==> design/flow/design.v <==
module  fir(
	input clk,
	input rst_n,			
	input enable,
	input [2:0] tap,		 
	input [15:0] data_in,		
	output [17:0] data_out,		
	output complete
);
localparam
a0 = 16'd1,	 
a1 = 16'd2,
a2 = 16'd2,
a3 = 16'd3,
a4 = 16'd3,
a5 = 16'd3;
reg [15:0] data_reg_0;	 
reg [15:0] data_reg_1;
reg [15:0] data_reg_2;
reg [15:0] data_reg_3;
reg [15:0] data_reg_4;
reg [15:0] data_reg_5;
reg [15:0] multiplication_0;	 
reg [15:0] multiplication_1;
reg [15:0] multiplication_2;
reg [15:0] multiplication_3;
reg [15:0] multiplication_4;
reg [15:0] multiplication_5;
reg [16:0] sum_1;	 
reg [16:0] sum_2;
reg [16:0] sum_3;
reg [17:0] result;  
reg mul_stage, add_stage1, add_stage2, output_stage;	 
always @ (posedge clk or negedge rst_n)
    begin
        if(!rst_n)
        	begin
        		mul_stage <= 1'b0;
        		add_stage1 <= 1'b0;
        		add_stage2 <= 1'b0;
				output_stage <= 1'b0;
        	end
        else
        	begin
        			mul_stage <= enable;
        			add_stage1 <= mul_stage;
        			add_stage2 <= add_stage1;
        			output_stage <= add_stage2;
        	end
    end
always @ (posedge clk or negedge rst_n)
    begin
        if(!rst_n)
        	begin
        		data_reg_0 <= 0;
        		data_reg_1 <= 0;
        		data_reg_2 <= 0;
        		data_reg_3 <= 0;
			data_reg_4 <= 0;
        		data_reg_5 <= 0;
        	end
        else
        	begin
				case (tap)
					3'd2:
					begin
						if (enable) 
							begin
								data_reg_0 <= data_in;
								data_reg_1 <= data_reg_0;
							end
						else 
							begin
								data_reg_0 <= data_reg_0;
								data_reg_1 <= data_reg_1;
							end
					end
					3'd3:
					begin
						if (enable) 
							begin
								data_reg_0 <= data_in;
								data_reg_1 <= data_reg_0;
								data_reg_2 <= data_reg_1;
							end
						else 
							begin
								data_reg_0 <= data_reg_0;
								data_reg_1 <= data_reg_1;
								data_reg_2 <= data_reg_2;
							end
					end
					3'd4:
					begin
						if (enable) 
							begin
								data_reg_0 <= data_in;
								data_reg_1 <= data_reg_0;
								data_reg_2 <= data_reg_1;
								data_reg_3 <= data_reg_2;
							end
						else 
							begin
								data_reg_0 <= data_reg_0;
								data_reg_1 <= data_reg_1;
								data_reg_2 <= data_reg_2;
								data_reg_3 <= data_reg_3;
							end
					end
					3'd5:
					begin
						if (enable) 
							begin
								data_reg_0 <= data_in;
								data_reg_1 <= data_reg_0;
								data_reg_2 <= data_reg_1;
								data_reg_3 <= data_reg_2;
								data_reg_4 <= data_reg_3;
							end
						else 
							begin
								data_reg_0 <= data_reg_0;
								data_reg_1 <= data_reg_1;
								data_reg_2 <= data_reg_2;
								data_reg_3 <= data_reg_3;
								data_reg_4 <= data_reg_4;
							end
					end
					3'd6:
					begin
						if (enable) 
							begin
								data_reg_0 <= data_in;
								data_reg_1 <= data_reg_0;
								data_reg_2 <= data_reg_1;
								data_reg_3 <= data_reg_2;
								data_reg_4 <= data_reg_3;
								data_reg_5 <= data_reg_4;
							end
						else 
							begin
								data_reg_0 <= data_reg_0;
								data_reg_1 <= data_reg_1;
								data_reg_2 <= data_reg_2;
								data_reg_3 <= data_reg_3;
								data_reg_4 <= data_reg_4;
								data_reg_5 <= data_reg_5;
							end
					end
				endcase
        	end
    end
always @ (posedge clk or negedge rst_n)
    begin
        if(!rst_n)
        	begin
        		multiplication_0 <= 0;
        		multiplication_1 <= 0;
        		multiplication_2 <= 0;
        		multiplication_3 <= 0;
			multiplication_4 <= 0;
        		multiplication_5 <= 0;
        	end
        else
        	begin
				case (tap)
					3'd2:
					begin
						if(mul_stage)
							begin
								multiplication_0 <= a0 * data_reg_0;
								multiplication_1 <= a1 * data_reg_1;
							end
						else 
							begin
								multiplication_0 <= multiplication_0;
								multiplication_1 <= multiplication_1;
							end
					end
					3'd3:
					begin
						if(mul_stage)
							begin
								multiplication_0 <= a0 * data_reg_0;
								multiplication_1 <= a1 * data_reg_1;
								multiplication_2 <= a2 * data_reg_2;
							end
						else 
							begin
								multiplication_0 <= multiplication_0;
								multiplication_1 <= multiplication_1;
								multiplication_2 <= multiplication_2;
							end
					end
					3'd4:
					begin
						if(mul_stage)
							begin
								multiplication_0 <= a0 * data_reg_0;
								multiplication_1 <= a1 * data_reg_1;
								multiplication_2 <= a2 * data_reg_2;
								multiplication_3 <= a3 * data_reg_3;
							end
						else 
							begin
								multiplication_0 <= multiplication_0;
								multiplication_1 <= multiplication_1;
								multiplication_2 <= multiplication_2;
								multiplication_3 <= multiplication_3;
							end
					end
					3'd5:
					begin
						if(mul_stage)
							begin
								multiplication_0 <= a0 * data_reg_0;
								multiplication_1 <= a1 * data_reg_1;
								multiplication_2 <= a2 * data_reg_2;
								multiplication_3 <= a3 * data_reg_3;
								multiplication_4 <= a4 * data_reg_4;
							end
						else 
							begin
								multiplication_0 <= multiplication_0;
								multiplication_1 <= multiplication_1;
								multiplication_2 <= multiplication_2;
								multiplication_3 <= multiplication_3;
								multiplication_4 <= multiplication_4;
							end
					end
					3'd6:
					begin
						if(mul_stage)
							begin
								multiplication_0 <= a0 * data_reg_0;
								multiplication_1 <= a1 * data_reg_1;
								multiplication_2 <= a2 * data_reg_2;
								multiplication_3 <= a3 * data_reg_3;
								multiplication_4 <= a4 * data_reg_4;
								multiplication_5 <= a5 * data_reg_5;
							end
						else 
							begin
								multiplication_0 <= multiplication_0;
								multiplication_1 <= multiplication_1;
								multiplication_2 <= multiplication_2;
								multiplication_3 <= multiplication_3;
								multiplication_4 <= multiplication_4;
								multiplication_5 <= multiplication_5;
							end
					end
				endcase
        	end
    end
always @ (posedge clk or negedge rst_n)
    begin
        if(!rst_n)
        	begin
        		sum_1 <= 0;
        		sum_2 <= 0;
			sum_3 <= 0;
        	end
        else
        	begin
				case (tap)
					3'd2:
					begin
						if (add_stage1) 
							begin
								sum_1 <= multiplication_0 + multiplication_1;
								sum_2 <= 0;
							end
						else 
							begin
								sum_1 <= sum_1;
								sum_2 <= sum_2;
							end
					end
					3'd3:
					begin
						if (add_stage1) 
							begin
								sum_1 <= multiplication_0 + multiplication_1;
								sum_2 <= multiplication_2; 
							end
						else 
							begin
								sum_1 <= sum_1;
								sum_2 <= sum_2;
							end
					end
					3'd4:
					begin
						if (add_stage1) 
							begin
								sum_1 <= multiplication_0 + multiplication_1;
								sum_2 <= multiplication_2 + multiplication_3; 
							end
						else 
							begin
								sum_1 <= sum_1;
								sum_2 <= sum_2;
							end
					end
					3'd5:
					begin
						if (add_stage1) 
							begin
								sum_1 <= multiplication_0 + multiplication_1;
								sum_2 <= multiplication_2 + multiplication_3; 
								sum_3 <= multiplication_4;
							end
						else 
							begin
								sum_1 <= sum_1;
								sum_2 <= sum_2;
								sum_3 <= sum_3;
							end
					end
					3'd6:
					begin
						if (add_stage1) 
							begin
								sum_1 <= multiplication_0 + multiplication_1;
								sum_2 <= multiplication_2 + multiplication_3; 
								sum_3 <= multiplication_4 + multiplication_5; 
							end
						else 
							begin
								sum_1 <= sum_1;
								sum_2 <= sum_2;
								sum_3 <= sum_3;
							end
					end
				endcase
        	end
    end
always @ (posedge clk or negedge rst_n)
      begin
          if(!rst_n)
          	begin
          		result <= 0;
          	end
          else
          	begin
				case (tap)
					3'd2:
					begin
						if (add_stage2) 
							begin
								result <= sum_2 + sum_1;
							end
						else 
							begin
								result <= result;
							end
					end
					3'd3:
					begin
						if (add_stage2) 
							begin
								result <= sum_2 + sum_1;
							end
						else 
							begin
								result <= result;
							end
					end
					3'd4:
					begin
						if (add_stage2) 
							begin
								result <= sum_2 + sum_1;
							end
						else 
							begin
								result <= result;
							end
					end
					3'd5:
					begin
						if (add_stage2) 
							begin
								result <= sum_2 + sum_1 + sum_3;
							end
						else 
							begin
								result <= result;
							end
					end
					3'd6:
					begin
						if (add_stage2) 
							begin
								result <= sum_2 + sum_1 + sum_3;
							end
						else 
							begin
								result <= result;
							end
					end
				endcase
          	end
      end
assign data_out = result;	 
assign complete = output_stage;
endmodule
==> design/flow/run.sh <==
#!/bin/bash
# the make line also repeats each setting of config.mk as NAME=value (left out here)
make -C /OpenROAD-flow-scripts/flow DESIGN_CONFIG=/design/flow/config.mk WORK_HOME=/design/flow/orfs CLKGATE_MAP_FILE= finish
==> design/flow/config.mk <==
export PLATFORM = sky130hd
export DESIGN_NAME = fir
export DESIGN_NICKNAME = fir
export VERILOG_FILES = /design/flow/design.v
export SDC_FILE = /design/flow/constraint.sdc
export NUM_CORES = 4
export LEC_CHECK = 0
export ABC_AREA = 1
export CAP_MARGIN = 20
export CORE_MARGIN = 2
export CORE_UTILIZATION = 72
export CTS_CLUSTER_DIAMETER = 381
export CTS_CLUSTER_SIZE = 17
export HOLD_SLACK_MARGIN = 0.29
export PLACE_DENSITY_LB_ADDON = 0.14
export SETUP_SLACK_MARGIN = 0.84
export SLEW_MARGIN = 20
==> design/flow/constraint.sdc <==
create_clock -name core_clock -period 3.24 [get_ports {clk}]
set_input_delay 0.6480 -clock core_clock [delete_from_list [all_inputs] [get_ports {clk}]]
set_output_delay 0.6480 -clock core_clock [all_outputs]
set_load 0.01 [all_outputs]
==> run_summary.xml, run 1 <==
<?xml version="1.0" encoding="UTF-8"?>
<metrics>
  <group name="run_status">
    <metric name="run_status" unit="">no timing/DRC/antenna violations</metric>
  </group>
  <group name="floorplan">
    <metric name="ios" unit="">41</metric>
    <metric name="floorplan.rows" unit="">55</metric>
    <metric name="die_h" unit="um">156</metric>
    <metric name="dieWidth" unit="um">156</metric>
    <metric name="floorplan.initialDensity" unit="%">73.4</metric>
    <metric name="core_region_area" unit="mm^2">0.0226</metric>
    <metric name="floorplan.die_area" unit="mm^2">0.0243</metric>
  </group>
  <group name="timing">
    <metric name="clock.fmax" unit="MHz">343</metric>
    <metric name="unrepaired_setup_endpoints_after_global_routing" unit="">true</metric>
    <metric name="fin_hold_viols" unit="">0</metric>
    <metric name="relative_max_transition_margin" unit="%">43.3</metric>
    <metric name="timing.final.max_slew_violations" unit="">0</metric>
    <metric name="timing.hold.ws" unit="ps">445</metric>
    <metric name="tns" unit="ps">0</metric>
    <metric name="fin_worst_skew" unit="ps">27.5</metric>
    <metric name="max_slew.worst_pin.slew" unit="ps">850</metric>
    <metric name="fin_crit_sh" unit="%">90.0</metric>
    <metric name="timing.final.setup_violations" unit="">0</metric>
    <metric name="period_minus_slack" unit="ps">2910</metric>
    <metric name="final.setup.worst_slack" unit="ps">325</metric>
  </group>
  <group name="place">
    <metric name="pre_cts_slack" unit="ps">188</metric>
    <metric name="numPortBuffers" unit="">40</metric>
    <metric name="dp_hpwl" unit="um">34400</metric>
    <metric name="routabilityCongestion" unit="">0.967</metric>
  </group>
  <group name="finish">
    <metric name="seq_area" unit="mm^2">0.00658</metric>
    <metric name="area_growth" unit="%">13.3</metric>
    <metric name="layout.area.comb" unit="mm^2">0.00958</metric>
    <metric name="final.fill_count" unit="">1380</metric>
    <metric name="finish.net_count" unit="">2471</metric>
  </group>
  <group name="logic_synthesis">
    <metric name="dominantRegCellSynth" unit="">dfrtp_1</metric>
    <metric name="synth_compound_gate_area_share" unit="%">13.0</metric>
    <metric name="yosys.area_share.xor_xnor" unit="%">2.58</metric>
    <metric name="ys.flops" unit="">263</metric>
    <metric name="synthesized_cell_area" unit="mm^2">0.0166</metric>
    <metric name="synth_cell_types" unit="">40</metric>
    <metric name="yosys.area.top_type_share" unit="%">39.6</metric>
    <metric name="syn_nets" unit="">2405</metric>
    <metric name="post_synth_main_area_contributors" unit="">dfrtp_1 40%, nand2_1 16%, ha_1 9.2%</metric>
    <metric name="yosys.area.top_type" unit="">dfrtp_1</metric>
    <metric name="yosysMostFrequentCell" unit="">nand2_1</metric>
    <metric name="synth.yosys.chip_area" unit="mm^2">0.0166</metric>
    <metric name="synth-cells-yosys" unit="">2253</metric>
    <metric name="synth_seq_share" unit="%">39.6</metric>
    <metric name="synthCells" unit="">2253</metric>
    <metric name="synth-edff-count" unit="">0</metric>
    <metric name="synthesis.yosys.warnings" unit="">1</metric>
    <metric name="yosys-top-cells-count" unit="">713 x nand2_1, 263 x dfrtp_1, 247 x inv_1</metric>
    <metric name="synth.cellmix.simpleShare" unit="%">27.4</metric>
    <metric name="ys_sh_mux" unit="%">0.135</metric>
    <metric name="synth.comb.largest_family" unit="">simple AND/OR/NAND/NOR gates</metric>
    <metric name="ys_sh_adder" unit="%">10.1</metric>
    <metric name="synth.avg_cell_area" unit="um^2">7.38</metric>
    <metric name="async_reset_ff_share" unit="%">100</metric>
  </group>
  <group name="global_route">
    <metric name="grt_overflow" unit="">0</metric>
    <metric name="pin_count_of_the_biggest_net_entering_global_routing" unit="">103</metric>
    <metric name="first_global_vias" unit="">16000</metric>
    <metric name="first_pass_grt_wire_length" unit="um">80000</metric>
    <metric name="grt_antenna_before_repair" unit="">0</metric>
    <metric name="grtUsageTotal" unit="%">41.4</metric>
  </group>
  <group name="clock_network">
    <metric name="tritoncts" unit="">built</metric>
    <metric name="h-tree-depth" unit="">1</metric>
    <metric name="cts.path.max_buffers" unit="">3</metric>
    <metric name="clock_buffers_created_by_tritoncts" unit="">19</metric>
    <metric name="clk_transition_reported_paths" unit="ps">90</metric>
    <metric name="clock_insertion_delay_worst_skew" unit="ps">530</metric>
    <metric name="tritoncts_num_sinks" unit="">263</metric>
    <metric name="root_buffer_selected_by_cts" unit="">clkbuf_16</metric>
  </group>
  <group name="routing">
    <metric name="drt_iter0_drc" unit="">1674</metric>
    <metric name="diodes_inserted" unit="">0</metric>
    <metric name="remaining_drc_errors" unit="">0</metric>
    <metric name="drt-wirelength-per-cell" unit="um">19.3</metric>
    <metric name="detail-route-antenna-nets" unit="">0</metric>
    <metric name="dr.pass1.iters" unit="">8</metric>
    <metric name="vias_per_cell" unit="">6.23</metric>
    <metric name="route.vias.total" unit="">16200</metric>
    <metric name="route.final.wire_length" unit="um">50100</metric>
  </group>
  <group name="critical_path">
    <metric name="path_buffers" unit="">3</metric>
    <metric name="worst_setup_path_endpoint" unit="">result[17]</metric>
    <metric name="arrival" unit="ps">3340</metric>
    <metric name="worstSetupPathDepth" unit="">20</metric>
    <metric name="critical_path.reg2reg.endpoint" unit="">result[17]</metric>
    <metric name="r2r_start" unit="">sum_2[0]</metric>
    <metric name="crit_path_end_kind" unit="">flip-flop</metric>
    <metric name="worst_ep_required_time" unit="ps">3660</metric>
    <metric name="crit_path_max_fanout" unit="">4</metric>
    <metric name="crit_path_cell_trace" unit="">ha_4 &gt; inv_2 &gt; fa_2 &gt; inv_2 &gt; nand3_2 &gt; nand2_2 &gt; nand2_2 &gt; nand2_4 &gt; buf_12 &gt; xor2_4 &gt; ha_4 &gt; nand2_4 &gt; nor2_2 &gt; nand3_1 &gt; nand3_2 &gt; nand2_1 &gt; nand2_1 &gt; nand3_1 &gt; nand3_1 &gt; nand2_1</metric>
    <metric name="r2r_cells" unit="">20</metric>
    <metric name="worst_setup_path_startpoint" unit="">sum_2[0]</metric>
    <metric name="critPathMaxStageDelay" unit="ps">400</metric>
    <metric name="crit_path_top_delay_cell" unit="">dfrtp_1</metric>
    <metric name="criticalPathCategory" unit="">reg -&gt; reg</metric>
    <metric name="critical_path_launch_point_type" unit="">flip-flop</metric>
    <metric name="timing.reg2reg.setup_slack" unit="ps">330</metric>
    <metric name="critical_path.top_delay_family" unit="">simple AND/OR/NAND/NOR gates</metric>
  </group>
  <group name="hold_path">
    <metric name="worst_hold_path.endpoint" unit="">output_stage</metric>
    <metric name="min_path_type" unit="">reg -&gt; reg</metric>
    <metric name="hp-start" unit="">add_stage2</metric>
    <metric name="hold_depth" unit="">0</metric>
  </group>
  <group name="run">
    <metric name="maxCapViolations" unit="">0</metric>
    <metric name="stage_log_warnings" unit="">31</metric>
  </group>
</metrics>
## timing repair
item                       in CTS  in global routing
resized                        84                 39
hold endpoints to repair       94                  0
pin swaps                      54                 42
buffers inserted               21                 11
setup endpoints to repair      15                 36
hold buffers                    1                  0
## stage by stage
step                instances  cell area (um^2)  util (%)
floorplan                2253             16800         -
global placement         2550             17500      77.2
detailed placement       2550             17500      77.2
CTS                      2592             18600      82.1
global route             2603             18800      83.2
finish                   2603             18800      83.2
## area by class of cell
class	count	share of cell area, %
clock buffers	19	2.53
flip-flops and latches	263	35.0
inverters	255	5.10
clock inverters	1	0.0598
well taps	285	1.89
repair buffers	95	4.58
multi-input cells	1685	50.9
## metal layers
metal  wire, um  global-route usage [%]  share of wire [%]  up-vias
met2      23500                    68.7                 47      962
met1      18900                    51.5                 38     7576
met3       4470                    7.72                8.9      267
li1           -                       -                  -     7414
met5          0                       0                  0        -
met4       3230                    22.4                6.5        0
==> run 2: changes to the inputs <==
- CELL_PAD_IN_SITES_DETAIL_PLACEMENT: not set -> 0
- CTS_CLUSTER_DIAMETER: 381 -> not set
- CTS_CLUSTER_SIZE: 17 -> not set
- GPL_ROUTABILITY_DRIVEN: not set -> 0
- GPL_TIMING_DRIVEN: not set -> 1
- HOLD_SLACK_MARGIN: 0.29 -> not set
- MAX_ROUTING_LAYER: not set -> met4
- PLACE_DENSITY: not set -> 0.35
- PLACE_DENSITY_LB_ADDON: 0.14 -> not set
- SETUP_SLACK_MARGIN: 0.84 -> 0.58
- SLEW_MARGIN: 20 -> 25
- clock period: 3.24 -> 2.22 ns (I/O delays scaled with it)
==> run_summary.xml, run 2 <==
<?xml version="1.0" encoding="UTF-8"?>
<metrics>
  <group name="run_status">
    <metric name="run_status" unit="">did not finish</metric>
    <metric name="haltStage" unit="">clock tree synthesis (4_1_cts)</metric>
    <metric name="error_message" unit="">[ERROR DPL-0033] detailed placement checks failed during check placement.</metric>
  </group>
  <group name="logic_synthesis">
    <metric name="synth_seq_share" unit="%">39.6</metric>
    <metric name="ys.flops" unit="">263</metric>
    <metric name="synth.cellmix.simpleShare" unit="%">27.4</metric>
    <metric name="yosys.area.top_type_share" unit="%">39.6</metric>
    <metric name="synth_compound_gate_area_share" unit="%">13.0</metric>
    <metric name="synth.comb.largest_family" unit="">simple AND/OR/NAND/NOR gates</metric>
    <metric name="synth-edff-count" unit="">0</metric>
    <metric name="post_synth_main_area_contributors" unit="">dfrtp_1 40%, nand2_1 16%, ha_1 9.2%</metric>
    <metric name="ys_sh_adder" unit="%">10.1</metric>
    <metric name="yosys.area.top_type" unit="">dfrtp_1</metric>
    <metric name="synth.avg_cell_area" unit="um^2">7.38</metric>
    <metric name="ys_sh_mux" unit="%">0.135</metric>
    <metric name="synthesis.yosys.warnings" unit="">1</metric>
    <metric name="synth.yosys.chip_area" unit="mm^2">0.0166</metric>
    <metric name="synth-cells-yosys" unit="">2253</metric>
    <metric name="dominantRegCellSynth" unit="">dfrtp_1</metric>
    <metric name="async_reset_ff_share" unit="%">100</metric>
    <metric name="yosys.area_share.xor_xnor" unit="%">2.58</metric>
    <metric name="synth_cell_types" unit="">40</metric>
    <metric name="yosysMostFrequentCell" unit="">nand2_1</metric>
    <metric name="synthesized_cell_area" unit="mm^2">0.0166</metric>
    <metric name="yosys-top-cells-count" unit="">713 x nand2_1, 263 x dfrtp_1, 247 x inv_1</metric>
    <metric name="synthCells" unit="">2253</metric>
    <metric name="syn_nets" unit="">2405</metric>
  </group>
  <group name="place">
    <metric name="numPortBuffers" unit="">40</metric>
    <metric name="dp_cells" unit="">2656</metric>
    <metric name="pre_cts_slack" unit="ps">-592</metric>
    <metric name="placement_stage_cell_area" unit="mm^2">0.0186</metric>
    <metric name="dp_hpwl" unit="um">34200</metric>
  </group>
  <group name="floorplan">
    <metric name="floorplan.rows" unit="">55</metric>
    <metric name="dieWidth" unit="um">156</metric>
    <metric name="floorplan.die_area" unit="mm^2">0.0243</metric>
    <metric name="ios" unit="">41</metric>
    <metric name="die_h" unit="um">156</metric>
    <metric name="floorplan.initialDensity" unit="%">73.4</metric>
    <metric name="core_region_area" unit="mm^2">0.0226</metric>
  </group>
</metrics>
==> run 2: through the flow <==
step / utilization [%] / setup TNS (ps) / hold WS (ps)
3_5_place_dp: 82.0 / -8110 / 379
3_3_place_gp: 82.0 / -6120 / 375
2_1_floorplan: - / -3180 / 148
==> run 3: changes to the inputs <==
- CELL_PAD_IN_SITES_DETAIL_PLACEMENT: 0 -> not set
- CORE_ASPECT_RATIO: not set -> 0.7
- CTS_CLUSTER_DIAMETER: not set -> 392
- CTS_CLUSTER_SIZE: not set -> 11
- GPL_ROUTABILITY_DRIVEN: 0 -> not set
- GPL_TIMING_DRIVEN: 1 -> not set
- MAX_ROUTING_LAYER: met4 -> not set
- PLACE_DENSITY: 0.35 -> 0.36
- SETUP_SLACK_MARGIN: 0.58 -> 0.53
- SLEW_MARGIN: 25 -> 20
- TNS_END_PERCENT: not set -> 5
- clock period: 2.22 -> 2.2 ns (I/O delays scaled with it)
==> run_summary.xml, run 3 <==
<?xml version="1.0" encoding="UTF-8"?>
<metrics>
  <group name="logic_synthesis">
    <metric name="synth.yosys.chip_area" unit="mm^2">0.0166</metric>
    <metric name="synth.avg_cell_area" unit="um^2">7.38</metric>
    <metric name="ys_sh_mux" unit="%">0.135</metric>
    <metric name="synth.cellmix.simpleShare" unit="%">27.4</metric>
    <metric name="async_reset_ff_share" unit="%">100</metric>
    <metric name="synth_compound_gate_area_share" unit="%">13.0</metric>
    <metric name="post_synth_main_area_contributors" unit="">dfrtp_1 40%, nand2_1 16%, ha_1 9.2%</metric>
    <metric name="yosys.area.top_type" unit="">dfrtp_1</metric>
    <metric name="synth-cells-yosys" unit="">2253</metric>
    <metric name="synthesis.yosys.warnings" unit="">1</metric>
    <metric name="yosys.area_share.xor_xnor" unit="%">2.58</metric>
    <metric name="yosysMostFrequentCell" unit="">nand2_1</metric>
    <metric name="yosys.area.top_type_share" unit="%">39.6</metric>
    <metric name="synthesized_cell_area" unit="mm^2">0.0166</metric>
    <metric name="synth-edff-count" unit="">0</metric>
    <metric name="synth.comb.largest_family" unit="">simple AND/OR/NAND/NOR gates</metric>
    <metric name="yosys-top-cells-count" unit="">713 x nand2_1, 263 x dfrtp_1, 247 x inv_1</metric>
    <metric name="dominantRegCellSynth" unit="">dfrtp_1</metric>
    <metric name="ys.flops" unit="">263</metric>
    <metric name="synthCells" unit="">2253</metric>
    <metric name="synth_seq_share" unit="%">39.6</metric>
    <metric name="synth_cell_types" unit="">40</metric>
    <metric name="ys_sh_adder" unit="%">10.1</metric>
    <metric name="syn_nets" unit="">2405</metric>
  </group>
  <group name="floorplan">
    <metric name="core_region_area" unit="mm^2">0.0227</metric>
    <metric name="dieWidth" unit="um">186</metric>
    <metric name="ios" unit="">41</metric>
    <metric name="floorplan.initialDensity" unit="%">73.3</metric>
    <metric name="floorplan.die_area" unit="mm^2">0.0243</metric>
    <metric name="die_h" unit="um">131</metric>
    <metric name="floorplan.rows" unit="">46</metric>
  </group>
  <group name="run_status">
    <metric name="run_status" unit="">did not finish</metric>
    <metric name="haltStage" unit="">global routing (5_1_grt)</metric>
  </group>
  <group name="place">
    <metric name="routabilityCongestion" unit="">1.00</metric>
    <metric name="numPortBuffers" unit="">40</metric>
    <metric name="pre_cts_slack" unit="ps">-667</metric>
    <metric name="dp_hpwl" unit="um">36300</metric>
  </group>
  <group name="clock_network">
    <metric name="root_buffer_selected_by_cts" unit="">clkbuf_16</metric>
    <metric name="cts.path.max_buffers" unit="">3</metric>
    <metric name="h-tree-depth" unit="">1</metric>
    <metric name="clock_buffers_created_by_tritoncts" unit="">27</metric>
    <metric name="tritoncts_num_sinks" unit="">263</metric>
  </group>
</metrics>
==> run 3: stage by stage <==
step | hold slack, ps | instances | cell area, um^2
CTS | 403 | 2724 | 19400
detailed placement | 393 | 2692 | 18400
global placement | 380 | 2692 | 18400
floorplan | 144 | 2253 | 16700
==> run 3: timing repair <==
action,in CTS
endpoints found under the setup margin,137
buffers inserted,2
gates cloned,0
resized,50
hold buffers,1
pin swaps,19
endpoints found under the hold margin,55
==> run 4: changes to the inputs <==
- ABC_AREA: 1 -> 0
- CELL_PAD_IN_SITES_DETAIL_PLACEMENT: not set -> 0
- CORE_ASPECT_RATIO: 0.7 -> not set
- CORE_UTILIZATION: 72 -> 67
- CTS_CLUSTER_DIAMETER: 392 -> not set
- CTS_CLUSTER_SIZE: 11 -> not set
- GPL_ROUTABILITY_DRIVEN: not set -> 0
- GPL_TIMING_DRIVEN: not set -> 1
- MAX_ROUTING_LAYER: not set -> met4
- PLACE_DENSITY: 0.36 -> 0.65
- SETUP_SLACK_MARGIN: 0.53 -> not set
- SLEW_MARGIN: 20 -> 0
- TNS_END_PERCENT: 5 -> not set
- clock period: 2.2 -> 5.31 ns (I/O delays scaled with it)
==> run_summary.xml, run 4 <==
<?xml version="1.0" encoding="UTF-8"?>
<metrics>
  <group name="timing">
    <metric name="tns" unit="ps">0</metric>
    <metric name="fin_crit_sh" unit="%">78.9</metric>
    <metric name="unrepaired_setup_endpoints_after_global_routing" unit="">false</metric>
    <metric name="timing.final.max_slew_violations" unit="">0</metric>
    <metric name="period_minus_slack" unit="ps">4190</metric>
    <metric name="relative_max_transition_margin" unit="%">31.7</metric>
    <metric name="final.setup.worst_slack" unit="ps">1120</metric>
    <metric name="clock.fmax" unit="MHz">239</metric>
    <metric name="max_slew.worst_pin.slew" unit="ps">1020</metric>
    <metric name="fin_hold_viols" unit="">0</metric>
    <metric name="timing.hold.ws" unit="ps">381</metric>
    <metric name="timing.final.setup_violations" unit="">0</metric>
    <metric name="fin_worst_skew" unit="ps">11.2</metric>
  </group>
  <group name="floorplan">
    <metric name="core_region_area" unit="mm^2">0.0219</metric>
    <metric name="ios" unit="">41</metric>
    <metric name="floorplan.rows" unit="">54</metric>
    <metric name="die_h" unit="um">153</metric>
    <metric name="dieWidth" unit="um">153</metric>
    <metric name="floorplan.initialDensity" unit="%">68.3</metric>
    <metric name="floorplan.die_area" unit="mm^2">0.0235</metric>
  </group>
  <group name="hold_path">
    <metric name="worst_hold_path.endpoint" unit="">output_stage</metric>
    <metric name="min_path_type" unit="">reg -&gt; reg</metric>
    <metric name="hold_depth" unit="">0</metric>
    <metric name="hp-start" unit="">add_stage2</metric>
  </group>
  <group name="run">
    <metric name="maxCapViolations" unit="">0</metric>
    <metric name="stage_log_warnings" unit="">32</metric>
  </group>
  <group name="clock_network">
    <metric name="hold_buffers" unit="">0</metric>
    <metric name="h-tree-depth" unit="">1</metric>
    <metric name="clock_buffers_created_by_tritoncts" unit="">28</metric>
    <metric name="clk_transition_reported_paths" unit="ps">60</metric>
    <metric name="postCtsResizedCells" unit="">0</metric>
    <metric name="post_cts.repair.setup_buffers" unit="">0</metric>
    <metric name="tritoncts_num_sinks" unit="">263</metric>
    <metric name="root_buffer_selected_by_cts" unit="">clkbuf_16</metric>
    <metric name="cts.path.max_buffers" unit="">3</metric>
    <metric name="clock_insertion_delay_worst_skew" unit="ps">550</metric>
    <metric name="tritoncts" unit="">built</metric>
  </group>
  <group name="place">
    <metric name="pre_cts_slack" unit="ps">1190</metric>
    <metric name="dp_hpwl" unit="um">23500</metric>
    <metric name="numPortBuffers" unit="">40</metric>
  </group>
  <group name="logic_synthesis">
    <metric name="synth.yosys.chip_area" unit="mm^2">0.0150</metric>
    <metric name="yosys-top-cells-count" unit="">263 x dfrtp_1, 149 x mux2_2, 145 x nand2_1</metric>
    <metric name="ys.flops" unit="">263</metric>
    <metric name="ys_sh_mux" unit="%">11.8</metric>
    <metric name="synthesis.yosys.warnings" unit="">1</metric>
    <metric name="synth.avg_cell_area" unit="um^2">10.6</metric>
    <metric name="synth.cellmix.simpleShare" unit="%">8.93</metric>
    <metric name="yosys.area_share.xor_xnor" unit="%">5.92</metric>
    <metric name="yosys.area.top_type" unit="">dfrtp_1</metric>
    <metric name="post_synth_main_area_contributors" unit="">dfrtp_1 44%, mux2_2 11%, ha_1 10%</metric>
    <metric name="synth_cell_types" unit="">68</metric>
    <metric name="synth-cells-yosys" unit="">1406</metric>
    <metric name="yosys.area.top_type_share" unit="%">44.0</metric>
    <metric name="synth_compound_gate_area_share" unit="%">15.8</metric>
    <metric name="dominantRegCellSynth" unit="">dfrtp_1</metric>
    <metric name="syn_nets" unit="">1558</metric>
    <metric name="synth_seq_share" unit="%">44.0</metric>
    <metric name="yosysMostFrequentCell" unit="">dfrtp_1</metric>
    <metric name="ys_sh_adder" unit="%">11.3</metric>
    <metric name="synth.comb.largest_family" unit="">AND-OR/OR-AND gates</metric>
    <metric name="synthCells" unit="">1406</metric>
    <metric name="synth-edff-count" unit="">0</metric>
    <metric name="synthesized_cell_area" unit="mm^2">0.0150</metric>
    <metric name="async_reset_ff_share" unit="%">100</metric>
  </group>
  <group name="critical_path">
    <metric name="critical_path.reg2reg.endpoint" unit="">result[13]</metric>
    <metric name="worst_setup_path_endpoint" unit="">result[13]</metric>
    <metric name="r2r_cells" unit="">17</metric>
    <metric name="critical_path_launch_point_type" unit="">flip-flop</metric>
    <metric name="critPathMaxStageDelay" unit="ps">530</metric>
    <metric name="crit_path_cell_trace" unit="">ha_1 &gt; inv_1 &gt; fa_1 &gt; nor2b_2 &gt; o31a_2 &gt; o21ai_1 &gt; a2111oi_0 &gt; nor2_1 &gt; ha_1 &gt; and3_1 &gt; a21oi_1 &gt; o21ai_1 &gt; o41ai_1 &gt; o21bai_1 &gt; xor2_1 &gt; mux2i_1 &gt; o21ai_0</metric>
    <metric name="path_buffers" unit="">1</metric>
    <metric name="worst_setup_path_startpoint" unit="">sum_1[0]</metric>
    <metric name="crit_path_top_delay_cell" unit="">o41ai_1</metric>
    <metric name="crit_path_max_fanout" unit="">4</metric>
    <metric name="arrival" unit="ps">4580</metric>
    <metric name="worst_ep_required_time" unit="ps">5700</metric>
    <metric name="worstSetupPathDepth" unit="">17</metric>
    <metric name="critical_path.top_delay_family" unit="">AND-OR/OR-AND gates</metric>
    <metric name="timing.reg2reg.setup_slack" unit="ps">1120</metric>
    <metric name="criticalPathCategory" unit="">reg -&gt; reg</metric>
    <metric name="crit_path_end_kind" unit="">flip-flop</metric>
    <metric name="r2r_start" unit="">sum_1[0]</metric>
  </group>
  <group name="global_route">
    <metric name="grt_antenna_before_repair" unit="">0</metric>
    <metric name="first_global_vias" unit="">10400</metric>
    <metric name="first_pass_grt_wire_length" unit="um">53000</metric>
    <metric name="pin_count_of_the_biggest_net_entering_global_routing" unit="">121</metric>
    <metric name="grtUsageTotal" unit="%">28.4</metric>
    <metric name="grt_overflow" unit="">0</metric>
  </group>
  <group name="finish">
    <metric name="utilization" unit="%">75.6</metric>
    <metric name="finish.net_count" unit="">1592</metric>
    <metric name="final.fill_count" unit="">1549</metric>
    <metric name="area_growth" unit="%">10.6</metric>
  </group>
  <group name="routing">
    <metric name="route.vias.total" unit="">10400</metric>
    <metric name="vias_per_cell" unit="">6.01</metric>
    <metric name="detail-route-antenna-nets" unit="">0</metric>
    <metric name="route.final.wire_length" unit="um">31500</metric>
    <metric name="diodes_inserted" unit="">0</metric>
    <metric name="remaining_drc_errors" unit="">0</metric>
    <metric name="dr.pass1.iters" unit="">5</metric>
    <metric name="drt-wirelength-per-cell" unit="um">18.1</metric>
    <metric name="drt_iter0_drc" unit="">580</metric>
  </group>
  <group name="run_status">
    <metric name="run_status" unit="">no timing/DRC/antenna violations</metric>
  </group>
</metrics>
[run 4: area by class of cell]
class                           count  area [um^2]  area share, %
Inverter                           39          146          0.885
Multi-Input combinational cell   1059         8020           48.5
Clock buffer                       37          785           4.74
Tap cell                          280          350           2.12
Timing Repair Buffer               49          485           2.93
Sequential cell                   263         6580           39.8
Clock inverter                     11          170           1.03
[run 4: per-layer routing]
metal	track usage [%]	part of all wire (%)	vias to the layer above
li1	-	-	5117
met1	40.0	47	5067
met2	43.4	45	198
met3	3.23	3.8	58
met4	9.65	3.8	0
met5	-	0	-
[run 4: per-stage QoR]
step,instance area [um^2],instances
6_report,16500,1738
3_5_place_dp,15600,1690
5_1_grt,16500,1738
3_3_place_gp,15600,1690
4_1_cts,16500,1738
2_1_floorplan,15000,1406
==> run 5: changes to the inputs <==
- ABC_AREA: 0 -> 1
- CORE_UTILIZATION: 67 -> 72
- CTS_CLUSTER_SIZE: not set -> 21
- PLACE_DENSITY: 0.65 -> not set
- PLACE_DENSITY_LB_ADDON: not set -> 0.01
- SETUP_SLACK_MARGIN: not set -> 0.87
- SLEW_MARGIN: 0 -> 25
- clock period: 5.31 -> 3.07 ns (I/O delays scaled with it)
==> run_summary.xml, run 5 <==
<?xml version="1.0" encoding="UTF-8"?>
<metrics>
  <group name="run_status">
    <metric name="run_status" unit="">finished with violations</metric>
    <metric name="failed_layout_checks" unit="">negative setup slack</metric>
  </group>
  <group name="place">
    <metric name="placement_stage_cell_area" unit="mm^2">0.0175</metric>
    <metric name="dp_hpwl" unit="um">32500</metric>
    <metric name="numPortBuffers" unit="">40</metric>
  </group>
  <group name="logic_synthesis">
    <metric name="synthCells" unit="">2253</metric>
    <metric name="synth.avg_cell_area" unit="um^2">7.38</metric>
    <metric name="synth_cell_types" unit="">40</metric>
    <metric name="synth-edff-count" unit="">0</metric>
    <metric name="synth.yosys.chip_area" unit="mm^2">0.0166</metric>
    <metric name="synth_compound_gate_area_share" unit="%">13.0</metric>
    <metric name="ys_sh_mux" unit="%">0.135</metric>
    <metric name="yosys.area_share.xor_xnor" unit="%">2.58</metric>
    <metric name="async_reset_ff_share" unit="%">100</metric>
    <metric name="yosys-top-cells-count" unit="">713 x nand2_1, 263 x dfrtp_1, 247 x inv_1</metric>
    <metric name="ys.flops" unit="">263</metric>
    <metric name="synthesis.yosys.warnings" unit="">1</metric>
    <metric name="dominantRegCellSynth" unit="">dfrtp_1</metric>
    <metric name="ys_sh_adder" unit="%">10.1</metric>
    <metric name="post_synth_main_area_contributors" unit="">dfrtp_1 40%, nand2_1 16%, ha_1 9.2%</metric>
    <metric name="yosys.area.top_type_share" unit="%">39.6</metric>
    <metric name="synth.cellmix.simpleShare" unit="%">27.4</metric>
    <metric name="yosys.area.top_type" unit="">dfrtp_1</metric>
    <metric name="syn_nets" unit="">2405</metric>
    <metric name="yosysMostFrequentCell" unit="">nand2_1</metric>
    <metric name="synthesized_cell_area" unit="mm^2">0.0166</metric>
    <metric name="synth_seq_share" unit="%">39.6</metric>
    <metric name="synth-cells-yosys" unit="">2253</metric>
    <metric name="synth.comb.largest_family" unit="">simple AND/OR/NAND/NOR gates</metric>
  </group>
  <group name="critical_path">
    <metric name="r2r_cells" unit="">19</metric>
    <metric name="worst_setup_path_startpoint" unit="">sum_1[6]</metric>
    <metric name="criticalPathCategory" unit="">reg -&gt; reg</metric>
    <metric name="path_buffers" unit="">3</metric>
    <metric name="crit_path_end_kind" unit="">flip-flop</metric>
    <metric name="crit_path_cell_trace" unit="">ha_4 &gt; nand2_2 &gt; inv_1 &gt; a21oi_1 &gt; nand2_2 &gt; xor2_1 &gt; ha_1 &gt; nand2_2 &gt; inv_1 &gt; nand2_1 &gt; nand2_1 &gt; inv_1 &gt; nand3_1 &gt; nand2_1 &gt; nand2_2 &gt; nand2_1 &gt; nand2_1 &gt; nand3_1 &gt; nand2_1</metric>
    <metric name="worst_setup_path_endpoint" unit="">result[17]</metric>
    <metric name="critical_path_launch_point_type" unit="">flip-flop</metric>
    <metric name="r2r_start" unit="">sum_1[6]</metric>
    <metric name="crit_path_top_delay_cell" unit="">dfrtp_1</metric>
    <metric name="critical_path.reg2reg.endpoint" unit="">result[17]</metric>
    <metric name="arrival" unit="ps">3830</metric>
    <metric name="crit_path_max_fanout" unit="">5</metric>
    <metric name="critPathMaxStageDelay" unit="ps">420</metric>
    <metric name="path_common_cell" unit="">nand2_1</metric>
    <metric name="timing.reg2reg.setup_slack" unit="ps">-310</metric>
    <metric name="critical_path.top_delay_family" unit="">simple AND/OR/NAND/NOR gates</metric>
    <metric name="worst_ep_required_time" unit="ps">3520</metric>
    <metric name="worstSetupPathDepth" unit="">19</metric>
  </group>
  <group name="clock_network">
    <metric name="root_buffer_selected_by_cts" unit="">clkbuf_16</metric>
    <metric name="tritoncts_num_sinks" unit="">263</metric>
    <metric name="cts.path.max_buffers" unit="">3</metric>
    <metric name="clock_insertion_delay_worst_skew" unit="ps">570</metric>
    <metric name="clk_transition_reported_paths" unit="ps">60</metric>
    <metric name="h-tree-depth" unit="">1</metric>
    <metric name="hold_buffers" unit="">0</metric>
    <metric name="tritoncts" unit="">built</metric>
    <metric name="clock_buffers_created_by_tritoncts" unit="">27</metric>
  </group>
  <group name="routing">
    <metric name="detail-route-antenna-nets" unit="">0</metric>
    <metric name="dr.pass1.iters" unit="">19</metric>
    <metric name="remaining_drc_errors" unit="">0</metric>
    <metric name="drt_iter0_drc" unit="">1911</metric>
    <metric name="drt-wirelength-per-cell" unit="um">19.0</metric>
    <metric name="route.vias.total" unit="">16600</metric>
    <metric name="vias_per_cell" unit="">6.30</metric>
    <metric name="route.final.wire_length" unit="um">49900</metric>
  </group>
  <group name="floorplan">
    <metric name="core_region_area" unit="mm^2">0.0226</metric>
    <metric name="floorplan.rows" unit="">55</metric>
    <metric name="dieWidth" unit="um">156</metric>
    <metric name="floorplan.initialDensity" unit="%">73.4</metric>
    <metric name="die_h" unit="um">156</metric>
    <metric name="floorplan.die_area" unit="mm^2">0.0243</metric>
    <metric name="ios" unit="">41</metric>
  </group>
  <group name="timing">
    <metric name="tns" unit="ps">-686</metric>
    <metric name="fin_worst_skew" unit="ps">16.2</metric>
    <metric name="max_slew.worst_pin.slew" unit="ps">671</metric>
    <metric name="timing.final.max_slew_violations" unit="">0</metric>
    <metric name="fin_hold_viols" unit="">0</metric>
    <metric name="unrepaired_setup_endpoints_after_global_routing" unit="">true</metric>
    <metric name="relative_max_transition_margin" unit="%">55.3</metric>
    <metric name="final.setup.worst_slack" unit="ps">-313</metric>
    <metric name="fin_crit_sh" unit="%">110</metric>
    <metric name="clock.fmax" unit="MHz">296</metric>
    <metric name="timing.final.setup_violations" unit="">6</metric>
    <metric name="period_minus_slack" unit="ps">3380</metric>
  </group>
  <group name="global_route">
    <metric name="first_pass_grt_wire_length" unit="um">76100</metric>
    <metric name="grt_overflow" unit="">0</metric>
    <metric name="first_global_vias" unit="">15400</metric>
    <metric name="grt_antenna_before_repair" unit="">1</metric>
    <metric name="pin_count_of_the_biggest_net_entering_global_routing" unit="">79</metric>
    <metric name="grtUsageTotal" unit="%">40.4</metric>
  </group>
  <group name="finish">
    <metric name="area_growth" unit="%">15.3</metric>
    <metric name="utilization" unit="%">84.7</metric>
    <metric name="stdcell_area" unit="mm^2">0.0192</metric>
    <metric name="finish.net_count" unit="">2478</metric>
  </group>
  <group name="run">
    <metric name="maxCapViolations" unit="">0</metric>
    <metric name="stage_log_warnings" unit="">29</metric>
  </group>
  <group name="hold_path">
    <metric name="min_path_type" unit="">in -&gt; async</metric>
  </group>
</metrics>
-- run 5: layer usage --
layer	share of wire (%)	GRT usage [%]
met5	0	-
met4	6.8	17.8
met3	10	6.64
met2	46	66.5
met1	37	49.6
-- run 5: timing repair --
action,4_1_cts,5_1_grt
setup buffers,10,22
endpoints found under the setup margin,18,61
gates resized,53,57
pin swaps,16,33
-- run 5: metrics by stage --
step	std cells	setup WS [ps]	hold slack, ps
floorplan	2253	479	318
global placement	2550	311	422
detailed placement	2550	159	444
CTS	2608	272	67.6
global route	2631	-607	67.3
finish	2631	-313	1.77
-- run 5: final cells by class --
cell class / instances / area, um^2
clock buffers: 40 / 805
clock inverters: 8 / 67.6
fillers: 1330 / 3470
multi-input cells: 1685 / 9530
well taps: 285 / 357
repair buffers: 94 / 858
flip-flops and latches: 263 / 6580
diodes: 1 / 2.50
inverters: 255 / 966
==> run 6: changes to the inputs <==
- CAP_MARGIN: 20 -> 0
- CTS_CLUSTER_SIZE: 21 -> not set
- PLACE_DENSITY: not set -> 0.65
- PLACE_DENSITY_LB_ADDON: 0.01 -> not set
- SETUP_SLACK_MARGIN: 0.87 -> 1.01
- SLEW_MARGIN: 25 -> 0
- clock period: 3.07 -> 3.46 ns (I/O delays scaled with it)
==> run_summary.xml, run 6 <==
<?xml version="1.0" encoding="UTF-8"?>
<metrics>
  <group name="run_status">
    <metric name="run_status" unit="">no timing/DRC/antenna violations</metric>
  </group>
  <group name="finish">
    <metric name="finish.net_count" unit="">2469</metric>
    <metric name="seq_area" unit="mm^2">0.00658</metric>
    <metric name="final.fill_count" unit="">1296</metric>
    <metric name="stdcell_count" unit="">2624</metric>
    <metric name="stdcell_area" unit="mm^2">0.0194</metric>
    <metric name="area_growth" unit="%">16.5</metric>
    <metric name="layout.area.comb" unit="mm^2">0.00966</metric>
  </group>
  <group name="logic_synthesis">
    <metric name="synth.cellmix.simpleShare" unit="%">27.4</metric>
    <metric name="dominantRegCellSynth" unit="">dfrtp_1</metric>
    <metric name="ys_sh_mux" unit="%">0.135</metric>
    <metric name="yosys.area_share.xor_xnor" unit="%">2.58</metric>
    <metric name="synth.yosys.chip_area" unit="mm^2">0.0166</metric>
    <metric name="yosys.area.top_type" unit="">dfrtp_1</metric>
    <metric name="synth.comb.largest_family" unit="">simple AND/OR/NAND/NOR gates</metric>
    <metric name="synth-edff-count" unit="">0</metric>
    <metric name="synth-cells-yosys" unit="">2253</metric>
    <metric name="async_reset_ff_share" unit="%">100</metric>
    <metric name="synthesis.yosys.warnings" unit="">1</metric>
    <metric name="syn_nets" unit="">2405</metric>
    <metric name="synth_compound_gate_area_share" unit="%">13.0</metric>
    <metric name="synth_seq_share" unit="%">39.6</metric>
    <metric name="yosys-top-cells-count" unit="">713 x nand2_1, 263 x dfrtp_1, 247 x inv_1</metric>
    <metric name="synth_cell_types" unit="">40</metric>
    <metric name="ys.flops" unit="">263</metric>
    <metric name="synthesized_cell_area" unit="mm^2">0.0166</metric>
    <metric name="ys_sh_adder" unit="%">10.1</metric>
    <metric name="post_synth_main_area_contributors" unit="">dfrtp_1 40%, nand2_1 16%, ha_1 9.2%</metric>
    <metric name="yosysMostFrequentCell" unit="">nand2_1</metric>
    <metric name="synthCells" unit="">2253</metric>
    <metric name="yosys.area.top_type_share" unit="%">39.6</metric>
    <metric name="synth.avg_cell_area" unit="um^2">7.38</metric>
  </group>
  <group name="timing">
    <metric name="timing.final.setup_violations" unit="">0</metric>
    <metric name="final.setup.worst_slack" unit="ps">275</metric>
    <metric name="period_minus_slack" unit="ps">3180</metric>
    <metric name="fin_worst_skew" unit="ps">8.96</metric>
    <metric name="relative_max_transition_margin" unit="%">51.2</metric>
    <metric name="timing.hold.ws" unit="ps">97.4</metric>
    <metric name="clock.fmax" unit="MHz">314</metric>
    <metric name="unrepaired_setup_endpoints_after_global_routing" unit="">true</metric>
    <metric name="fin_crit_sh" unit="%">92.0</metric>
    <metric name="max_slew.worst_pin.slew" unit="ps">729</metric>
    <metric name="timing.final.max_slew_violations" unit="">0</metric>
    <metric name="tns" unit="ps">0</metric>
    <metric name="fin_hold_viols" unit="">0</metric>
  </group>
  <group name="routing">
    <metric name="drt_iter0_drc" unit="">1944</metric>
    <metric name="drt-wirelength-per-cell" unit="um">19.2</metric>
    <metric name="vias_per_cell" unit="">6.27</metric>
    <metric name="route.vias.total" unit="">16400</metric>
    <metric name="route.final.wire_length" unit="um">50400</metric>
    <metric name="detail-route-antenna-nets" unit="">0</metric>
    <metric name="diodes_inserted" unit="">0</metric>
    <metric name="remaining_drc_errors" unit="">0</metric>
    <metric name="dr.pass1.iters" unit="">9</metric>
  </group>
  <group name="global_route">
    <metric name="pin_count_of_the_biggest_net_entering_global_routing" unit="">71</metric>
    <metric name="first_global_vias" unit="">15500</metric>
    <metric name="grtUsageTotal" unit="%">41.1</metric>
    <metric name="grt_antenna_before_repair" unit="">0</metric>
    <metric name="grt_overflow" unit="">0</metric>
    <metric name="first_pass_grt_wire_length" unit="um">77300</metric>
  </group>
  <group name="floorplan">
    <metric name="floorplan.initialDensity" unit="%">73.4</metric>
    <metric name="ios" unit="">41</metric>
    <metric name="floorplan.rows" unit="">55</metric>
    <metric name="die_h" unit="um">156</metric>
    <metric name="core_region_area" unit="mm^2">0.0226</metric>
    <metric name="dieWidth" unit="um">156</metric>
    <metric name="floorplan.die_area" unit="mm^2">0.0243</metric>
  </group>
  <group name="place">
    <metric name="dp_cells" unit="">2544</metric>
    <metric name="pre_cts_slack" unit="ps">455</metric>
    <metric name="dp_hpwl" unit="um">32600</metric>
    <metric name="placement_stage_cell_area" unit="mm^2">0.0174</metric>
    <metric name="numPortBuffers" unit="">40</metric>
  </group>
  <group name="clock_network">
    <metric name="tritoncts_num_sinks" unit="">263</metric>
    <metric name="clock_insertion_delay_worst_skew" unit="ps">550</metric>
    <metric name="tritoncts" unit="">built</metric>
    <metric name="h-tree-depth" unit="">1</metric>
    <metric name="clk_transition_reported_paths" unit="ps">70</metric>
    <metric name="cts.path.max_buffers" unit="">3</metric>
    <metric name="root_buffer_selected_by_cts" unit="">clkbuf_16</metric>
    <metric name="clock_buffers_created_by_tritoncts" unit="">28</metric>
  </group>
  <group name="critical_path">
    <metric name="path_common_cell" unit="">nand2_1</metric>
    <metric name="critical_path.top_delay_family" unit="">simple AND/OR/NAND/NOR gates</metric>
    <metric name="r2r_cells" unit="">21</metric>
    <metric name="r2r_start" unit="">sum_2[0]</metric>
    <metric name="crit_path_top_delay_cell" unit="">dfrtp_1</metric>
    <metric name="crit_path_end_kind" unit="">flip-flop</metric>
    <metric name="path_buffers" unit="">4</metric>
    <metric name="worst_ep_required_time" unit="ps">3890</metric>
    <metric name="critPathMaxStageDelay" unit="ps">390</metric>
    <metric name="worstSetupPathDepth" unit="">21</metric>
    <metric name="crit_path_cell_trace" unit="">ha_2 &gt; inv_2 &gt; fa_2 &gt; inv_2 &gt; nand3_2 &gt; nand2_2 &gt; nand2_2 &gt; nand2_4 &gt; buf_4 &gt; xor2_4 &gt; ha_4 &gt; nand2_1 &gt; nand2_1 &gt; inv_1 &gt; nand2_2 &gt; a21oi_2 &gt; nand3b_1 &gt; nand3_1 &gt; nand2_1 &gt; nand2_1 &gt; nand2_1</metric>
    <metric name="criticalPathCategory" unit="">reg -&gt; reg</metric>
    <metric name="critical_path.reg2reg.endpoint" unit="">result[13]</metric>
    <metric name="arrival" unit="ps">3610</metric>
    <metric name="crit_path_max_fanout" unit="">4</metric>
    <metric name="critical_path_launch_point_type" unit="">flip-flop</metric>
    <metric name="timing.reg2reg.setup_slack" unit="ps">280</metric>
    <metric name="worst_setup_path_endpoint" unit="">result[13]</metric>
    <metric name="worst_setup_path_startpoint" unit="">sum_2[0]</metric>
  </group>
  <group name="run">
    <metric name="stage_log_warnings" unit="">31</metric>
    <metric name="maxCapViolations" unit="">0</metric>
  </group>
  <group name="hold_path">
    <metric name="min_path_type" unit="">in -&gt; async</metric>
  </group>
</metrics>
==> run 6: what timing repair did <==
| action | CTS | global route |
|---|---|---|
| buffers inserted | 15 | 13 |
| endpoints found under the setup margin | 15 | 38 |
| gates resized | 75 | 70 |
| hold buffers | 0 | 0 |
| pin swaps | 42 | 58 |
==> run 6: metal layers <==
metal / wire, um / track usage [%] / part of all wire (%)
met1: 18800 / 50.9 / 37
met2: 23600 / 66.9 / 47
met3: 4700 / 6.00 / 9.3
met4: 3360 / 19.5 / 6.7
met5: 0 / - / 0
==> run 6: per-stage QoR <==
| stage | util [%] |
|---|---|
| 2_1_floorplan | - |
| 3_3_place_gp | 76.9 |
| 3_5_place_dp | 76.9 |
| 4_1_cts | 84.0 |
| 5_1_grt | 85.5 |
| 6_report | 85.5 |
==> run 6: final cells by class <==
cell class                      count  area share [%]
Timing Repair Buffer               84            3.97
Tap cell                          285            1.84
Sequential cell                   263            34.0
Multi-Input combinational cell   1685            49.9
Clock buffer                       37            4.32
Clock inverter                     15            1.05
Inverter                          255            4.98
==> run 7: changes to the inputs <==
- ABC_AREA: 1 -> 0
- CAP_MARGIN: 0 -> 5
- CELL_PAD_IN_SITES_DETAIL_PLACEMENT: 0 -> 1
- CELL_PAD_IN_SITES_GLOBAL_PLACEMENT: not set -> 3
- CORE_UTILIZATION: 72 -> 42
- CTS_CLUSTER_SIZE: not set -> 69
- GPL_TIMING_DRIVEN: 1 -> 0
- HOLD_SLACK_MARGIN: not set -> 0.14
- PLACE_DENSITY: 0.65 -> not set
- PLACE_DENSITY_LB_ADDON: not set -> 0.18
- SETUP_SLACK_MARGIN: 1.01 -> not set
- SLEW_MARGIN: 0 -> 35
- TNS_END_PERCENT: not set -> 70
- clock period: 3.46 -> 2.61 ns (I/O delays scaled with it)
==> run_summary.xml, run 7 <==
<?xml version="1.0" encoding="UTF-8"?>
<metrics>
  <group name="critical_path">
    <metric name="path_buffers" unit="">4</metric>
    <metric name="critical_path.reg2reg.endpoint" unit="">result[13]</metric>
    <metric name="worstSetupPathDepth" unit="">20</metric>
    <metric name="critical_path.top_delay_family" unit="">AND-OR/OR-AND gates</metric>
    <metric name="worst_ep_required_time" unit="ps">3060</metric>
    <metric name="crit_path_cell_trace" unit="">ha_4 &gt; inv_2 &gt; fa_2 &gt; nor2b_2 &gt; o31a_2 &gt; o21ai_4 &gt; buf_6 &gt; a2111oi_4 &gt; nor2_2 &gt; ha_4 &gt; and3_4 &gt; a21oi_4 &gt; buf_4 &gt; o21ai_4 &gt; o41ai_4 &gt; buf_4 &gt; o21bai_1 &gt; xor2_1 &gt; mux2i_1 &gt; o21ai_1</metric>
    <metric name="worst_setup_path_endpoint" unit="">result[13]</metric>
    <metric name="critical_path_launch_point_type" unit="">flip-flop</metric>
    <metric name="r2r_cells" unit="">20</metric>
    <metric name="crit_path_max_fanout" unit="">3</metric>
    <metric name="timing.reg2reg.setup_slack" unit="ps">-1050</metric>
    <metric name="crit_path_end_kind" unit="">flip-flop</metric>
    <metric name="arrival" unit="ps">4110</metric>
    <metric name="crit_path_top_delay_cell" unit="">dfrtp_1</metric>
    <metric name="worst_setup_path_startpoint" unit="">sum_1[0]</metric>
    <metric name="criticalPathCategory" unit="">reg -&gt; reg</metric>
    <metric name="r2r_start" unit="">sum_1[0]</metric>
    <metric name="critPathMaxStageDelay" unit="ps">390</metric>
  </group>
  <group name="global_route">
    <metric name="first_global_vias" unit="">11700</metric>
    <metric name="grt_antenna_before_repair" unit="">0</metric>
    <metric name="pin_count_of_the_biggest_net_entering_global_routing" unit="">82</metric>
    <metric name="grt_overflow" unit="">0</metric>
    <metric name="grtUsageTotal" unit="%">22.9</metric>
    <metric name="first_pass_grt_wire_length" unit="um">64100</metric>
  </group>
  <group name="logic_synthesis">
    <metric name="synthCells" unit="">1406</metric>
    <metric name="synth_compound_gate_area_share" unit="%">15.8</metric>
    <metric name="synth.comb.largest_family" unit="">AND-OR/OR-AND gates</metric>
    <metric name="yosysMostFrequentCell" unit="">dfrtp_1</metric>
    <metric name="yosys-top-cells-count" unit="">263 x dfrtp_1, 149 x mux2_2, 145 x nand2_1</metric>
    <metric name="synth.yosys.chip_area" unit="mm^2">0.0150</metric>
    <metric name="post_synth_main_area_contributors" unit="">dfrtp_1 44%, mux2_2 11%, ha_1 10%</metric>
    <metric name="yosys.area.top_type_share" unit="%">44.0</metric>
    <metric name="synthesis.yosys.warnings" unit="">1</metric>
    <metric name="synth-edff-count" unit="">0</metric>
    <metric name="synth.avg_cell_area" unit="um^2">10.6</metric>
    <metric name="ys_sh_mux" unit="%">11.8</metric>
    <metric name="yosys.area_share.xor_xnor" unit="%">5.92</metric>
    <metric name="ys.flops" unit="">263</metric>
    <metric name="synth.cellmix.simpleShare" unit="%">8.93</metric>
    <metric name="async_reset_ff_share" unit="%">100</metric>
    <metric name="synth_cell_types" unit="">68</metric>
    <metric name="synthesized_cell_area" unit="mm^2">0.0150</metric>
    <metric name="syn_nets" unit="">1558</metric>
    <metric name="synth_seq_share" unit="%">44.0</metric>
    <metric name="dominantRegCellSynth" unit="">dfrtp_1</metric>
    <metric name="ys_sh_adder" unit="%">11.3</metric>
    <metric name="synth-cells-yosys" unit="">1406</metric>
    <metric name="yosys.area.top_type" unit="">dfrtp_1</metric>
  </group>
  <group name="hold_path">
    <metric name="hp-start" unit="">add_stage2</metric>
    <metric name="worst_hold_path.endpoint" unit="">output_stage</metric>
    <metric name="hold_depth" unit="">0</metric>
    <metric name="min_path_type" unit="">reg -&gt; reg</metric>
  </group>
  <group name="finish">
    <metric name="stdcell_area" unit="mm^2">0.0183</metric>
    <metric name="final.fill_count" unit="">3814</metric>
    <metric name="finish.net_count" unit="">1695</metric>
    <metric name="area_growth" unit="%">22.3</metric>
  </group>
  <group name="timing">
    <metric name="relative_max_transition_margin" unit="%">47.5</metric>
    <metric name="timing.final.max_slew_violations" unit="">0</metric>
    <metric name="max_slew.worst_pin.slew" unit="ps">787</metric>
    <metric name="period_minus_slack" unit="ps">3660</metric>
    <metric name="unrepaired_setup_endpoints_after_global_routing" unit="">true</metric>
    <metric name="fin_crit_sh" unit="%">140</metric>
    <metric name="fin_worst_skew" unit="ps">16.7</metric>
    <metric name="timing.hold.ws" unit="ps">407</metric>
    <metric name="final.setup.worst_slack" unit="ps">-1050</metric>
    <metric name="fin_hold_viols" unit="">0</metric>
    <metric name="clock.fmax" unit="MHz">273</metric>
    <metric name="timing.final.setup_violations" unit="">13</metric>
    <metric name="tns" unit="ps">-9650</metric>
  </group>
  <group name="floorplan">
    <metric name="floorplan.initialDensity" unit="%">42.3</metric>
    <metric name="floorplan.die_area" unit="mm^2">0.0371</metric>
    <metric name="dieWidth" unit="um">193</metric>
    <metric name="floorplan.rows" unit="">69</metric>
    <metric name="die_h" unit="um">193</metric>
    <metric name="ios" unit="">41</metric>
    <metric name="core_region_area" unit="mm^2">0.0353</metric>
  </group>
  <group name="routing">
    <metric name="detail-route-antenna-nets" unit="">0</metric>
    <metric name="remaining_drc_errors" unit="">0</metric>
    <metric name="vias_per_cell" unit="">5.44</metric>
    <metric name="dr.pass1.iters" unit="">4</metric>
    <metric name="diodes_inserted" unit="">0</metric>
    <metric name="drt-wirelength-per-cell" unit="um">20.2</metric>
    <metric name="route.vias.total" unit="">11000</metric>
    <metric name="route.final.wire_length" unit="um">40900</metric>
    <metric name="drt_iter0_drc" unit="">334</metric>
  </group>
  <group name="place">
    <metric name="pre_cts_slack" unit="ps">-1280</metric>
    <metric name="placement_stage_cell_area" unit="mm^2">0.0161</metric>
    <metric name="numPortBuffers" unit="">38</metric>
    <metric name="dp_hpwl" unit="um">30800</metric>
  </group>
  <group name="clock_network">
    <metric name="tritoncts_num_sinks" unit="">263</metric>
    <metric name="clock_buffers_created_by_tritoncts" unit="">31</metric>
    <metric name="h-tree-depth" unit="">1</metric>
    <metric name="tritoncts" unit="">built</metric>
    <metric name="clock_insertion_delay_worst_skew" unit="ps">580</metric>
    <metric name="clk_transition_reported_paths" unit="ps">60</metric>
    <metric name="cts.path.max_buffers" unit="">3</metric>
    <metric name="root_buffer_selected_by_cts" unit="">clkbuf_16</metric>
  </group>
  <group name="run_status">
    <metric name="failed_layout_checks" unit="">negative setup slack</metric>
    <metric name="run_status" unit="">finished with violations</metric>
  </group>
  <group name="run">
    <metric name="maxCapViolations" unit="">0</metric>
    <metric name="stage_log_warnings" unit="">29</metric>
  </group>
</metrics>
## run 7: what timing repair did
item	in CTS	in global routing
pin swaps	35	80
buffers inserted	31	30
setup endpoints to repair	32	55
hold buffers	1	0
resized	73	94
endpoints found under the hold margin	42	0
## run 7: area by class of cell
cell class	count	area (um^2)	area share (%)
clock buffer	39	866	4.73
tap	461	577	3.15
clock inverter	13	140	0.766
buffer	45	201	1.10
timing repair buffer	104	948	5.19
inverter	39	146	0.800
sequential	263	6590	36.0
multi-input combinational	1059	8830	48.3
## run 7: routing by layer
layer / part of all wire (%) / global-route usage (%) / wire, um
met1: 47 / 30.2 / 19200
met2: 48 / 38.1 / 19800
met3: 2.6 / 2.75 / 1050
met4: 2.1 / 4.84 / 858
met5: 0 / - / 0
## run 7: per-stage QoR
step | cells | utilization, %
2_1_floorplan | 1406 | -
3_3_place_gp | 1905 | 45.2
5_1_grt | 2023 | 51.8
3_5_place_dp | 1909 | 45.5
4_1_cts | 1993 | 50.1
6_report | 2023 | 51.8
